Setup of the baseline:
==> flow/design.v (excerpt) <==
module ieee754multiplier (
    input logic clk, rst_n,
    input logic [31:0] a_i,
    input logic [31:0] b_i,
    input logic start_i,
    output logic done_o,
    output logic nan_o,
    output logic inifinit_o,
    output logic overflow_o,
    output logic underflow_o,
    output logic [31:0] product_o
);
==> flow/config.mk <==
export PLATFORM = sky130hd
export DESIGN_NAME = ieee754multiplier
export DESIGN_NICKNAME = ieee754multiplier
export VERILOG_FILES = /design/flow/design.v
export SDC_FILE = /design/flow/constraint.sdc
export NUM_CORES = 4
export LEC_CHECK = 0
export CAP_MARGIN = 40
export CELL_PAD_IN_SITES_DETAIL_PLACEMENT = 0
export CORE_ASPECT_RATIO = 0.93
export CORE_MARGIN = 2
export CORE_UTILIZATION = 32
export CTS_CLUSTER_DIAMETER = 308
export CTS_CLUSTER_SIZE = 98
export GPL_TIMING_DRIVEN = 1
export MAX_ROUTING_LAYER = met5
export PLACE_DENSITY = 0.48
export SETUP_SLACK_MARGIN = -0.93
export SLEW_MARGIN = 25
export TNS_END_PERCENT = 25
==> flow/constraint.sdc <==
create_clock -name core_clock -period 9.79 [get_ports {clk}]
set_input_delay 1.9580 -clock core_clock [delete_from_list [all_inputs] [get_ports {clk}]]
set_output_delay 1.9580 -clock core_clock [all_outputs]
set_load 0.01 [all_outputs]
run.sh (not shown) runs the stock make flow with config.mk's settings and CLKGATE_MAP_FILE=.
For the candidate, these inputs were changed with respect to the baseline:
- clearing PLACE_DENSITY, which used to be 0.48
- swapping 32 for 70 in CORE_UTILIZATION
- swapping 40 for 0 in CAP_MARGIN
- swapping -0.93 for -0.88 in SETUP_SLACK_MARGIN
- swapping 98 for 14 in CTS_CLUSTER_SIZE
- clearing TNS_END_PERCENT, which used to be 25
- swapping 9.79 for 14.2 in the clock period (ns, I/O delays scaled along)
On clock network contribution to total cell area, the baseline and the candidate are basically level. Lower sequential share of layout area goes to the baseline over the candidate. The candidate against the baseline: arrival time at the worst endpoint climbed 0.18 ns, number of antenna violations at the first check in global routing went up 1, post-layout instance count excluding filler cells shrank by 557, number of global-route vias before repair went down about 1.3%. Going from the baseline to the candidate, DRC marker count from the first detailed-route iteration climbed 496; placed instance area dropped 900 µm²; total DRC errors in the routed layout barely changed. The candidate has completed all stages; timing, DRC and antenna checks passed.

========
ieee754multiplier again, from the RTL that the note above started with.
==> flow/config.mk <==
export PLATFORM = sky130hd
export DESIGN_NAME = ieee754multiplier
export DESIGN_NICKNAME = ieee754multiplier
export VERILOG_FILES = /design/flow/design.v
export SDC_FILE = /design/flow/constraint.sdc
export NUM_CORES = 4
export LEC_CHECK = 0
export CAP_MARGIN = 40
export CELL_PAD_IN_SITES_DETAIL_PLACEMENT = 0
export CORE_ASPECT_RATIO = 0.93
export CORE_MARGIN = 2
export CORE_UTILIZATION = 32
export CTS_CLUSTER_DIAMETER = 308
export CTS_CLUSTER_SIZE = 100
export GPL_TIMING_DRIVEN = 1
export MAX_ROUTING_LAYER = met5
export PLACE_DENSITY = 0.9
export SLEW_MARGIN = 25
==> flow/constraint.sdc <==
create_clock -name core_clock -period 9.79 [get_ports {clk}]
set_input_delay 1.9580 -clock core_clock [delete_from_list [all_inputs] [get_ports {clk}]]
set_output_delay 1.9580 -clock core_clock [all_outputs]
set_load 0.01 [all_outputs]
Rerun with:
CORE_UTILIZATION = 72   (was 32)
CTS_CLUSTER_DIAMETER = 242   (was 308)
CTS_CLUSTER_SIZE = 21   (was 100)
PLACE_DENSITY = not set   (was 0.9)
PLACE_DENSITY_LB_ADDON = 0.03   (was not set)
SETUP_SLACK_MARGIN = 1.16   (was not set)
clock period = 7.59 ns   (was 9.79 ns; I/O delays follow)
Design area rises by 5.8%.
Via count is higher by 5.8%.
Die area goes down by 55%.

========
Starting RTL as in the previous note.
## ieee754multiplier
module ieee754multiplier (
    input logic clk, rst_n,
    input logic [31:0] a_i,
    input logic [31:0] b_i,
    input logic start_i,
    output logic done_o,
    output logic nan_o,
    output logic inifinit_o,
    output logic overflow_o,
    output logic underflow_o,
    output logic [31:0] product_o
);
Settings: LEC_CHECK=0, CAP_MARGIN=40, CELL_PAD_IN_SITES_DETAIL_PLACEMENT=0, CORE_ASPECT_RATIO=0.93, CORE_MARGIN=2, CORE_UTILIZATION=69, CTS_CLUSTER_DIAMETER=308, CTS_CLUSTER_SIZE=14, GPL_TIMING_DRIVEN=1, MAX_ROUTING_LAYER=met5, PLACE_DENSITY_LB_ADDON=0.11, SETUP_SLACK_MARGIN=1.16, SLEW_MARGIN=25; clock period 7.61 ns.
Change:
CORE_UTILIZATION = 72   (was 69)
CTS_CLUSTER_SIZE = 99   (was 14)
PLACE_DENSITY = 0.48   (was unset)
PLACE_DENSITY_LB_ADDON = unset   (was 0.11)
SETUP_SLACK_MARGIN = -0.97   (was 1.16)
clock period = 9.79 ns   (was 7.61 ns; I/O delays follow)
Register-to-register slack is better by 1000 ps.
Final area goes down by 8.8%.
Count of clock-buffer cells in the layout goes up by 1.
Area after synthesis is unchanged.
Final cell count goes down by 5.9%.
Via count goes down by 5.8%.
Fmax goes down by 14%.
Utilization goes down by 4.6 points.
Change:
CORE_UTILIZATION = 32   (was 72)
CTS_CLUSTER_SIZE = 14   (was 99)
PLACE_DENSITY = 0.89   (was 0.48)
SETUP_SLACK_MARGIN = -0.98   (was -0.97)
TNS_END_PERCENT = 15   (was unset)
Effect: Core utilization shrinks by 43 points. Wire length grows by 1.9%. Clock-buffer cell count shrinks by 1. Register-to-register slack gets better by 80 ps.
Change:
CORE_UTILIZATION = 72   (was 32)
CTS_CLUSTER_DIAMETER = 242   (was 308)
CTS_CLUSTER_SIZE = 21   (was 14)
PLACE_DENSITY = unset   (was 0.89)
SETUP_SLACK_MARGIN = -0.6   (was -0.98)
TNS_END_PERCENT = 10   (was 15)
clock period = 6.24 ns   (was 9.79 ns; I/O delays follow)
With this change the flow finished with negative setup slack left; area after synthesis stays the same; hold slack improved by 12 ps; clock skew rose by 5.7 ps; die size decreases by about 55%; final area came out higher by about 10%; fmax climbs by 6.5%; register-to-register slack degrades by 3000 ps; worst setup slack got worse by 3000 ps.
